==> 05-20 <==
==> flow/design.v <==
module ALU_16_bit(
input wire [15:0] A,
input wire [15:0] B,
input wire [3:0] ALU_FUN,
input wire clk,
output reg [15:0] ALU_OUT,
output reg Carry_Flag,
output reg Arith_Flag,
output reg Logic_Flag,
output reg CMP_Flag,
output reg Shift_Flag
);
reg [15:0] ALU_OUT_Comb;
always @ (*)
 begin
  Arith_Flag = 0;
  Logic_Flag = 0;
  CMP_Flag = 0;
  Shift_Flag = 0;
  Carry_Flag = 0;
  case (ALU_FUN)
    4'b0000: begin
	          {Carry_Flag, ALU_OUT_Comb} = A + B;
	          Arith_Flag = 1; 
			 end
	4'b0001: begin 
	          {Carry_Flag, ALU_OUT_Comb} = A - B;
	          Arith_Flag = 1;
 			 end
	4'b0010: begin 
	          ALU_OUT_Comb = A * B;
	          Arith_Flag = 1; 
			 end
	4'b0011: begin
	          if (B != 16'b0)
	           begin
			    ALU_OUT_Comb = A / B;
				Arith_Flag = 1;
			   end
			  else
			   begin
			    ALU_OUT_Comb = 16'b0;
				Arith_Flag = 1;
			   end
			 end
	4'b0100: begin 
	          ALU_OUT_Comb = A & B;
	          Logic_Flag = 1; 
			 end
	4'b0101: begin
	          ALU_OUT_Comb = A | B;
	          Logic_Flag = 1;
			 end
	4'b0110: begin 
	          ALU_OUT_Comb = ~ (A & B);
	          Logic_Flag = 1;
			 end
	4'b0111: begin
	          ALU_OUT_Comb = ~ (A | B);
	          Logic_Flag = 1;
			 end
	4'b1000: begin
	          ALU_OUT_Comb = A ^ B;
	          Logic_Flag = 1;
			 end
	4'b1001: begin 
	          ALU_OUT_Comb = ~ (A ^ B);
	          Logic_Flag = 1;
			 end
	4'b1010: begin
	          if (A == B)
	           begin
			    ALU_OUT_Comb = 16'b1;
				CMP_Flag = 1;
			   end
			  else
			   begin
			    ALU_OUT_Comb = 16'b0;
				CMP_Flag = 1;
			   end
			 end
	4'b1011: begin
	          if (A > B)
	           begin
			    ALU_OUT_Comb = 16'b10;
				CMP_Flag = 1;
			   end
			  else
			   begin
			    ALU_OUT_Comb = 16'b0;
				CMP_Flag = 1;
			   end
			 end
	4'b1100: begin
	          if (A < B)
	           begin
			    ALU_OUT_Comb = 16'b11;
				CMP_Flag = 1;
			   end
			  else
			   begin
			    ALU_OUT_Comb = 16'b0;
				CMP_Flag = 1;
			   end
			 end
	4'b1101: begin 
	          ALU_OUT_Comb = A >> 1 ;
	          Shift_Flag = 1;
			 end
	4'b1110: begin
           	  ALU_OUT_Comb = A << 1 ;
	          Shift_Flag = 1;
			 end
	default: ALU_OUT_Comb = 16'b0;
  endcase
 end
always @ (posedge clk)
 begin
  ALU_OUT <= ALU_OUT_Comb;
 end 
endmodule
==> flow/run.sh <==
#!/bin/bash
# the make line also repeats each setting of config.mk as NAME=value (left out here)
make -C /OpenROAD-flow-scripts/flow DESIGN_CONFIG=/design/flow/config.mk WORK_HOME=/design/flow/orfs CLKGATE_MAP_FILE= finish
==> flow/config.mk <==
export PLATFORM = sky130hd
export DESIGN_NAME = ALU_16_bit
export DESIGN_NICKNAME = ALU_16_bit
export VERILOG_FILES = /design/flow/design.v
export SDC_FILE = /design/flow/constraint.sdc
export NUM_CORES = 4
export LEC_CHECK = 0
export ABC_AREA = 1
export CAP_MARGIN = 25
export CELL_PAD_IN_SITES_GLOBAL_PLACEMENT = 0
export CORE_MARGIN = 2
export CORE_UTILIZATION = 71
export CTS_CLUSTER_DIAMETER = 112
export CTS_CLUSTER_SIZE = 74
export HOLD_SLACK_MARGIN = -0.09
export MAX_ROUTING_LAYER = met5
export SLEW_MARGIN = 20
==> flow/constraint.sdc <==
create_clock -name core_clock -period 25.2 [get_ports {clk}]
set_input_delay 5.0400 -clock core_clock [delete_from_list [all_inputs] [get_ports {clk}]]
set_output_delay 5.0400 -clock core_clock [all_outputs]
set_load 0.01 [all_outputs]
==> inputs of 10-13, as changes to 05-20 <==
ABC_AREA = not set   (was 1)
CAP_MARGIN = 20   (was 25)
CELL_PAD_IN_SITES_GLOBAL_PLACEMENT = not set   (was 0)
CORE_UTILIZATION = 17   (was 71)
CTS_CLUSTER_DIAMETER = not set   (was 112)
CTS_CLUSTER_SIZE = not set   (was 74)
HOLD_SLACK_MARGIN = not set   (was -0.09)
MAX_ROUTING_LAYER = not set   (was met5)
==> flow/constraint.sdc (replaced) <==
create_clock -name core_clock -period 39.2 [get_ports {clk}]
set_input_delay 7.8400 -clock core_clock [delete_from_list [all_inputs] [get_ports {clk}]]
set_output_delay 7.8400 -clock core_clock [all_outputs]
set_load 0.01 [all_outputs]
==> summary of the runs <==
05-20 aborted during 4_1_cts with DPL-0038. 10-13 completed with no timing, DRC or antenna violations. The die area of 10-13 is 4.0 times that of 05-20. Against 05-20, the synthesized cell count of 10-13 is smaller by 15%. Between 10-13 and 05-20, the lower synthesized area is in 10-13 (gap about 1%, measured against 05-20).

---

==> inputs of v12 <==
RTL: the design.v shown in full above, as it stands there.
Settings: LEC_CHECK=0, CAP_MARGIN=20, CORE_MARGIN=2, CORE_UTILIZATION=49, SLEW_MARGIN=20; clock period 11.3 ns.
run.sh (not shown) runs the stock make flow with config.mk's settings and CLKGATE_MAP_FILE=.
==> v2: changes against v12 <==
- ABC_AREA: default -> 1
- CELL_PAD_IN_SITES_GLOBAL_PLACEMENT: default -> 2
- CORE_ASPECT_RATIO: default -> 1.36
- CORE_UTILIZATION: 49 -> 40
- CTS_CLUSTER_DIAMETER: default -> 324
- HOLD_SLACK_MARGIN: default -> -0.03
- PLACE_DENSITY_LB_ADDON: default -> 0.09
- TNS_END_PERCENT: default -> 10
==> flow/constraint.sdc (replaced) <==
create_clock -name core_clock -period 31.0 [get_ports {clk}]
set_input_delay 6.2000 -clock core_clock [delete_from_list [all_inputs] [get_ports {clk}]]
set_output_delay 6.2000 -clock core_clock [all_outputs]
set_load 0.01 [all_outputs]
==> summary of the runs <==
- Against v12, the critical path depth of v2 is higher by 35.
- v12 finished with setup timing left. v2 finished clean.
- Between v12 and v2, the lower cell area is in v2 (gap 31%, measured against v2).
- Against v12, the synthesized cell count of v2 is higher by 17%.
- Clock power: v2 is smaller than v12 (about 64%).
Power is estimated from default activity; no workload was simulated.
